Design axi_timer_counter_top, start of the top module:
module axi_timer_counter_top #(
  parameter AXI_ADDR_BW_p = 12     
) (
  input logic  clk,
  input logic  rst_n,
  input logic [AXI_ADDR_BW_p-1:0] i_axi_awaddr,
  input logic  i_axi_awvalid,
  input logic [31:0] i_axi_wdata,
  input logic i_axi_wvalid,
  input logic i_axi_bready,
  input logic [AXI_ADDR_BW_p-1:0] i_axi_araddr,
  input logic i_axi_arvalid,
  input logic i_axi_rready,
  output logic o_axi_awready,
  output logic o_axi_wready,
  output logic [1:0] o_axi_bresp,
  output logic o_axi_bvalid,
  output logic o_axi_arready,
  output logic [31:0] o_axi_rdata,
  output logic [1:0] o_axi_rresp,
  output logic o_axi_rvalid,
  output logic o_cnt0_done,
  output logic o_cnt1_done
);
Size: about 1600 cells after synthesis, about 290 flip-flops, about 110 I/O pins, roughly 15000 µm² of cells after synthesis.
clock: 3.0 ns
lec_check: 0
abc_area: 0
cap_margin: 20
cell_pad_in_sites_detail_placement: 0
cell_pad_in_sites_global_placement: 1
core_margin: 2
core_utilization: 57
cts_cluster_size: 54
gpl_routability_driven: 0
hold_slack_margin: 0.3
max_routing_layer: met5
place_density_lb_addon: 0.08
slew_margin: 5
tns_end_percent: 85
run.sh (not shown) runs the stock make flow with config.mk's settings and CLKGATE_MAP_FILE=.
The starting point went through all stages and came out clean.
Change:
- ABC_AREA: 0 -> default
- CELL_PAD_IN_SITES_DETAIL_PLACEMENT: 0 -> default
- CELL_PAD_IN_SITES_GLOBAL_PLACEMENT: 1 -> default
- CORE_UTILIZATION: 57 -> 66
- CTS_CLUSTER_SIZE: 54 -> default
- GPL_ROUTABILITY_DRIVEN: 0 -> default
- HOLD_SLACK_MARGIN: 0.3 -> default
- MAX_ROUTING_LAYER: met5 -> default
- PLACE_DENSITY_LB_ADDON: 0.08 -> default
- SLEW_MARGIN: 5 -> 20
- TNS_END_PERCENT: 85 -> default
- clock period: 3.0 -> 2.49 ns (I/O delays scaled with it)
The new run stopped in 5_1_grt, error GRT-0232.
Synthesized area does not change.
Die size decreases by 13%.
Synthesized cell count stays the same.
Change:
- CORE_UTILIZATION: 66 -> 70
- PLACE_DENSITY: default -> 0.38
- clock period: 2.49 -> 3.34 ns (I/O delays scaled with it)
- With this change the flow completed without violations
- die area came out lower by about 5.6%
- area after synthesis stays the same
- synthesized cell count is unchanged
Change:
- CTS_CLUSTER_SIZE: default -> 31
- PLACE_DENSITY: 0.38 -> default
- SETUP_SLACK_MARGIN: default -> 0.88
- clock period: 3.34 -> 3.1 ns (I/O delays scaled with it)
Result:
- This time the run ended with an error in 5_1_grt
- die area stays the same
- synthesized area does not change
- synthesized cell count is unchanged

* * *

Starting RTL as in the previous note.
Design axi_timer_counter_top, start of the top module:
module axi_timer_counter_top #(
  parameter AXI_ADDR_BW_p = 12     
) (
  input logic  clk,
  input logic  rst_n,
  input logic [AXI_ADDR_BW_p-1:0] i_axi_awaddr,
  input logic  i_axi_awvalid,
  input logic [31:0] i_axi_wdata,
  input logic i_axi_wvalid,
  input logic i_axi_bready,
  input logic [AXI_ADDR_BW_p-1:0] i_axi_araddr,
  input logic i_axi_arvalid,
  input logic i_axi_rready,
  output logic o_axi_awready,
  output logic o_axi_wready,
  output logic [1:0] o_axi_bresp,
  output logic o_axi_bvalid,
  output logic o_axi_arready,
  output logic [31:0] o_axi_rdata,
  output logic [1:0] o_axi_rresp,
  output logic o_axi_rvalid,
  output logic o_cnt0_done,
  output logic o_cnt1_done
);
==> flow/config.mk <==
export PLATFORM = sky130hd
export DESIGN_NAME = axi_timer_counter_top
export DESIGN_NICKNAME = axi_timer_counter_top
export VERILOG_FILES = /design/flow/design.v
export SDC_FILE = /design/flow/constraint.sdc
export NUM_CORES = 4
export LEC_CHECK = 0
export ABC_AREA = 0
export CAP_MARGIN = 20
export CELL_PAD_IN_SITES_DETAIL_PLACEMENT = 0
export CELL_PAD_IN_SITES_GLOBAL_PLACEMENT = 0
export CORE_MARGIN = 2
export CORE_UTILIZATION = 72
export CTS_CLUSTER_SIZE = 54
export GPL_ROUTABILITY_DRIVEN = 0
export MAX_ROUTING_LAYER = met5
export PLACE_DENSITY_LB_ADDON = 0.04
export SETUP_SLACK_MARGIN = 0.29
export SLEW_MARGIN = 40
export TNS_END_PERCENT = 85
==> flow/constraint.sdc <==
create_clock -name core_clock -period 2.45 [get_ports {clk}]
set_input_delay 0.4900 -clock core_clock [delete_from_list [all_inputs] [get_ports {clk}]]
set_output_delay 0.4900 -clock core_clock [all_outputs]
set_load 0.01 [all_outputs]
The first run failed in clock tree synthesis (4_1_cts).
==> next run, changes <==
==> flow/config.mk (replaced) <==
export PLATFORM = sky130hd
export DESIGN_NAME = axi_timer_counter_top
export DESIGN_NICKNAME = axi_timer_counter_top
export VERILOG_FILES = /design/flow/design.v
export SDC_FILE = /design/flow/constraint.sdc
export NUM_CORES = 4
export LEC_CHECK = 0
export ABC_AREA = 1
export CAP_MARGIN = 30
export CELL_PAD_IN_SITES_DETAIL_PLACEMENT = 2
export CELL_PAD_IN_SITES_GLOBAL_PLACEMENT = 1
export CORE_ASPECT_RATIO = 1.49
export CORE_MARGIN = 4
export CORE_UTILIZATION = 72
export CTS_CLUSTER_DIAMETER = 136
export HOLD_SLACK_MARGIN = 0.21
export MAX_ROUTING_LAYER = met4
export MIN_ROUTING_LAYER = met2
export SETUP_SLACK_MARGIN = 0.02
export SLEW_MARGIN = 25
This time the run aborted during global placement without I/O (3_1_place_gp_skip_io) with GPL-0301.
Die area rose by 20%.
Synthesized cell count rose by 58%.
Area after synthesis rose by 14%.
==> next run, changes <==
==> flow/config.mk (replaced) <==
export PLATFORM = sky130hd
export DESIGN_NAME = axi_timer_counter_top
export DESIGN_NICKNAME = axi_timer_counter_top
export VERILOG_FILES = /design/flow/design.v
export SDC_FILE = /design/flow/constraint.sdc
export NUM_CORES = 4
export LEC_CHECK = 0
export CAP_MARGIN = 20
export CELL_PAD_IN_SITES_DETAIL_PLACEMENT = 2
export CELL_PAD_IN_SITES_GLOBAL_PLACEMENT = 3
export CORE_MARGIN = 2
export CORE_UTILIZATION = 42
export SLEW_MARGIN = 20
==> flow/constraint.sdc (replaced) <==
create_clock -name core_clock -period 5.0 [get_ports {clk}]
set_input_delay 1.0000 -clock core_clock [delete_from_list [all_inputs] [get_ports {clk}]]
set_output_delay 1.0000 -clock core_clock [all_outputs]
set_load 0.01 [all_outputs]
Outcome:
- The changed run completed with no timing, DRC or antenna violations
- synthesized area fell by 12%
- synthesized cell count went down by 37%
- die size climbs by 41%
==> next run, changes <==
--- a/flow/config.mk
+++ b/flow/config.mk
@@ -8,6 +8,4 @@
 export CAP_MARGIN = 20
-export CELL_PAD_IN_SITES_DETAIL_PLACEMENT = 2
-export CELL_PAD_IN_SITES_GLOBAL_PLACEMENT = 3
 export CORE_MARGIN = 2
-export CORE_UTILIZATION = 42
+export CORE_UTILIZATION = 8
 export SLEW_MARGIN = 20
==> flow/constraint.sdc (replaced) <==
create_clock -name core_clock -period 5.91 [get_ports {clk}]
set_input_delay 1.1820 -clock core_clock [delete_from_list [all_inputs] [get_ports {clk}]]
set_output_delay 1.1820 -clock core_clock [all_outputs]
set_load 0.01 [all_outputs]
After rerunning: Final cell count goes up by about 90%; via count goes down by 4.6%; first-iteration DRC count goes up by 36%; utilization goes down by 39 points; sequential power goes down by about 15%.
==> next run, changes <==
--- a/flow/config.mk
+++ b/flow/config.mk
@@ -8,4 +8,5 @@
 export CAP_MARGIN = 20
+export CORE_ASPECT_RATIO = 1.49
 export CORE_MARGIN = 2
-export CORE_UTILIZATION = 8
+export CORE_UTILIZATION = 70
 export SLEW_MARGIN = 20
==> flow/constraint.sdc (replaced) <==
create_clock -name core_clock -period 5.0 [get_ports {clk}]
set_input_delay 1.0000 -clock core_clock [delete_from_list [all_inputs] [get_ports {clk}]]
set_output_delay 1.0000 -clock core_clock [all_outputs]
set_load 0.01 [all_outputs]
Result: Critical path depth does not change. Final area goes down by 14%. Synthesized cell count stays the same. Maximum frequency goes up by 3.8%. Wire length goes down by 17%. Via count goes up by 4.2%. Clock power goes up by about 10%. Non-clock buffer count goes down by 1. Combinational power goes up by 16%. Total power goes up by 14%. Core utilization goes up by 70 points.

* * *

axi_timer_counter_top again, from the RTL that the note above started with.
==> flow/config.mk <==
export PLATFORM = sky130hd
export DESIGN_NAME = axi_timer_counter_top
export DESIGN_NICKNAME = axi_timer_counter_top
export VERILOG_FILES = /design/flow/design.v
export SDC_FILE = /design/flow/constraint.sdc
export NUM_CORES = 4
export LEC_CHECK = 0
export CAP_MARGIN = 5
export CORE_MARGIN = 2
export CORE_UTILIZATION = 70
export CTS_CLUSTER_DIAMETER = 234
export CTS_CLUSTER_SIZE = 50
export SETUP_SLACK_MARGIN = 0.74
export SLEW_MARGIN = 20
==> flow/constraint.sdc <==
create_clock -name core_clock -period 2.59 [get_ports {clk}]
set_input_delay 0.5180 -clock core_clock [delete_from_list [all_inputs] [get_ports {clk}]]
set_output_delay 0.5180 -clock core_clock [all_outputs]
set_load 0.01 [all_outputs]
The starting point failed in global routing (5_1_grt) on DPL-0038.
Then changed:
CORE_UTILIZATION = 69   (was 70)
CTS_CLUSTER_DIAMETER = default   (was 234)
CTS_CLUSTER_SIZE = 17   (was 50)
Result:
- Now the flow died in clock tree synthesis (4_1_cts)
- synthesized cell count stays the same
- synthesized area is unchanged
- die area increases by 1.4%
Then changed:
CAP_MARGIN = 20   (was 5)
CORE_UTILIZATION = 52   (was 69)
CTS_CLUSTER_SIZE = default   (was 17)
SETUP_SLACK_MARGIN = default   (was 0.74)
clock period = 3.81 ns   (was 2.59 ns; I/O delays follow)
The new run produced a clean layout.
Die area increases by 32%.
Synthesized area is unchanged.
Synthesized cell count is unchanged.
Then changed:
CORE_UTILIZATION = 71   (was 52)
CTS_CLUSTER_SIZE = 31   (was default)
PLACE_DENSITY_LB_ADDON = 0.11   (was default)
clock period = 2.95 ns   (was 3.81 ns; I/O delays follow)
Now the flow finished with setup timing left; sequential share of layout area shrinks by 3.1 points; design area increases by 9.2%; core utilization grows by 31 points; wire length goes up by 40%; total power increases by 33%; first-iteration DRC count grows by 120%; count of clock-buffer cells in the layout fell by 13; worst setup slack loses 950 ps; worst hold slack improved by 25 ps.

* * *

axi_timer_counter_top again, from the RTL that the note above started with.
export LEC_CHECK = 0
export ABC_AREA = 1
export CAP_MARGIN = 20
export CELL_PAD_IN_SITES_DETAIL_PLACEMENT = 0
export CELL_PAD_IN_SITES_GLOBAL_PLACEMENT = 0
export CORE_MARGIN = 2
export CORE_UTILIZATION = 72
export CTS_CLUSTER_SIZE = 54
export GPL_ROUTABILITY_DRIVEN = 0
export HOLD_SLACK_MARGIN = 0.3
export MAX_ROUTING_LAYER = met5
export PLACE_DENSITY_LB_ADDON = 0.04
export SLEW_MARGIN = 40
export TNS_END_PERCENT = 85
create_clock -name core_clock -period 2.45 [get_ports {clk}]
The baseline went through all stages and came out clean.
Rerun with:
- ABC_AREA: 1 -> unset
- CELL_PAD_IN_SITES_DETAIL_PLACEMENT: 0 -> unset
- CELL_PAD_IN_SITES_GLOBAL_PLACEMENT: 0 -> unset
- CORE_UTILIZATION: 72 -> 40
- CTS_CLUSTER_SIZE: 54 -> unset
- GPL_ROUTABILITY_DRIVEN: 0 -> unset
- HOLD_SLACK_MARGIN: 0.3 -> unset
- MAX_ROUTING_LAYER: met5 -> unset
- PLACE_DENSITY_LB_ADDON: 0.04 -> unset
- SLEW_MARGIN: 40 -> 20
- TNS_END_PERCENT: 85 -> unset
- clock period: 2.45 -> 3.51 ns (I/O delays scaled with it)
=>
- The new run went through all stages and came out clean
- final area drops by 11%
- setup slack gets better by 0.028 ns
- sequential power drops by 30%
- maximum frequency drops by 30%
- worst hold slack gets better by 0.13 ns
- register-to-register slack gets better by 0.03 ns

* * *

Starting RTL as in the previous note.
Settings: LEC_CHECK=0, ABC_AREA=0, CAP_MARGIN=20, CELL_PAD_IN_SITES_DETAIL_PLACEMENT=1, CELL_PAD_IN_SITES_GLOBAL_PLACEMENT=2, CORE_ASPECT_RATIO=0.51, CORE_MARGIN=9, CORE_UTILIZATION=19, CTS_CLUSTER_SIZE=11, GPL_ROUTABILITY_DRIVEN=1, HOLD_SLACK_MARGIN=-0.01, MAX_ROUTING_LAYER=met4, MIN_ROUTING_LAYER=met2, PLACE_DENSITY_LB_ADDON=0.08, SETUP_SLACK_MARGIN=1.71, SLEW_MARGIN=5, TNS_END_PERCENT=10; clock period 5.8 ns.
The first run ran to the end with no violations.
Change:
==> flow/config.mk (replaced) <==
export PLATFORM = sky130hd
export DESIGN_NAME = axi_timer_counter_top
export DESIGN_NICKNAME = axi_timer_counter_top
export VERILOG_FILES = /design/flow/design.v
export SDC_FILE = /design/flow/constraint.sdc
export NUM_CORES = 4
export LEC_CHECK = 0
export CAP_MARGIN = 20
export CORE_MARGIN = 2
export CORE_UTILIZATION = 30
export SLEW_MARGIN = 20
==> flow/constraint.sdc (replaced) <==
create_clock -name core_clock -period 4.34 [get_ports {clk}]
set_input_delay 0.8680 -clock core_clock [delete_from_list [all_inputs] [get_ports {clk}]]
set_output_delay 0.8680 -clock core_clock [all_outputs]
set_load 0.01 [all_outputs]
=> Global-route usage shrinks by 6.2 points. Flip-flop count is unchanged. Core utilization grows by 12 points. Clock-buffer cell count is lower by 15. Register-to-register slack got worse by 1.0 ns. Fmax climbs by 13%. Worst setup slack gets worse by 1.0 ns. Design area goes down by 3.5%. Clock skew is lower by 0.0050 ns.
Change:
--- a/flow/config.mk
+++ b/flow/config.mk
@@ -9,3 +9,5 @@
 export CORE_MARGIN = 2
-export CORE_UTILIZATION = 30
+export CORE_UTILIZATION = 68
+export CTS_CLUSTER_SIZE = 31
+export SETUP_SLACK_MARGIN = 0.88
 export SLEW_MARGIN = 20
==> flow/constraint.sdc (replaced) <==
create_clock -name core_clock -period 3.1 [get_ports {clk}]
set_input_delay 0.6200 -clock core_clock [delete_from_list [all_inputs] [get_ports {clk}]]
set_output_delay 0.6200 -clock core_clock [all_outputs]
set_load 0.01 [all_outputs]
Result: The new run failed in global routing; die area is lower by 55%; synthesized area is unchanged; synthesized cell count stays the same.
Change:
--- a/flow/config.mk
+++ b/flow/config.mk
@@ -9,5 +9,3 @@
 export CORE_MARGIN = 2
-export CORE_UTILIZATION = 68
-export CTS_CLUSTER_SIZE = 31
-export SETUP_SLACK_MARGIN = 0.88
+export CORE_UTILIZATION = 40
 export SLEW_MARGIN = 20
==> flow/constraint.sdc (replaced) <==
create_clock -name core_clock -period 5.0 [get_ports {clk}]
set_input_delay 1.0000 -clock core_clock [delete_from_list [all_inputs] [get_ports {clk}]]
set_output_delay 1.0000 -clock core_clock [all_outputs]
set_load 0.01 [all_outputs]
Outcome:
- This time the run went through all stages and came out clean
- die area climbs by 68%
- area after synthesis stays the same
- synthesized cell count stays the same

* * *

Starting RTL as in the previous note.
clock: 5.54 ns
lec_check: 0
abc_area: 0
cap_margin: 20
cell_pad_in_sites_detail_placement: 0
cell_pad_in_sites_global_placement: 0
core_margin: 2
core_utilization: 71
cts_cluster_size: 22
gpl_routability_driven: 1
hold_slack_margin: 0.3
max_routing_layer: met5
place_density: 0.66
slew_margin: 5
tns_end_percent: 85
==> next run, changes <==
- ABC_AREA: 0 -> unset
- CELL_PAD_IN_SITES_DETAIL_PLACEMENT: 0 -> unset
- CELL_PAD_IN_SITES_GLOBAL_PLACEMENT: 0 -> unset
- CORE_UTILIZATION: 71 -> 40
- CTS_CLUSTER_SIZE: 22 -> unset
- GPL_ROUTABILITY_DRIVEN: 1 -> unset
- HOLD_SLACK_MARGIN: 0.3 -> unset
- MAX_ROUTING_LAYER: met5 -> unset
- PLACE_DENSITY: 0.66 -> unset
- SLEW_MARGIN: 5 -> 20
- TNS_END_PERCENT: 85 -> unset
- clock period: 5.54 -> 4.34 ns (I/O delays scaled with it)
Outcome: Via count decreases by 4.4%; worst setup slack is worse by 900 ps; design area rose by 3.5%; routed wire length rises by 7.8%.
==> next run, changes <==
- CELL_PAD_IN_SITES_DETAIL_PLACEMENT: unset -> 2
- CELL_PAD_IN_SITES_GLOBAL_PLACEMENT: unset -> 3
- clock period: 4.34 -> 5.0 ns (I/O delays scaled with it)
=> The changed run completed without violations. Cell area barely changes. Worst setup slack gets better by 360 ps. Area after synthesis is unchanged. Combinational power is lower by about 10%. Clock power shrinks by about 8%. Die size stays the same. Critical path depth is unchanged. Total power is lower by 11%. Worst hold slack barely changes. Core utilization stays flat.
==> next run, changes <==
- CELL_PAD_IN_SITES_DETAIL_PLACEMENT: 2 -> unset
- CELL_PAD_IN_SITES_GLOBAL_PLACEMENT: 3 -> unset
- CORE_UTILIZATION: 40 -> 62
- CTS_CLUSTER_SIZE: unset -> 100
- clock period: 5.0 -> 3.35 ns (I/O delays scaled with it)
Area after synthesis stays the same.
Setup slack is worse by 940 ps.
Worst hold slack is worse by 5.7 ps.
Non-clock buffer count goes up by 17.
Clock-buffer cell count goes down by 6.
Global-route usage goes up by 4.8 points.
Power is estimated from default activity; no workload was simulated.
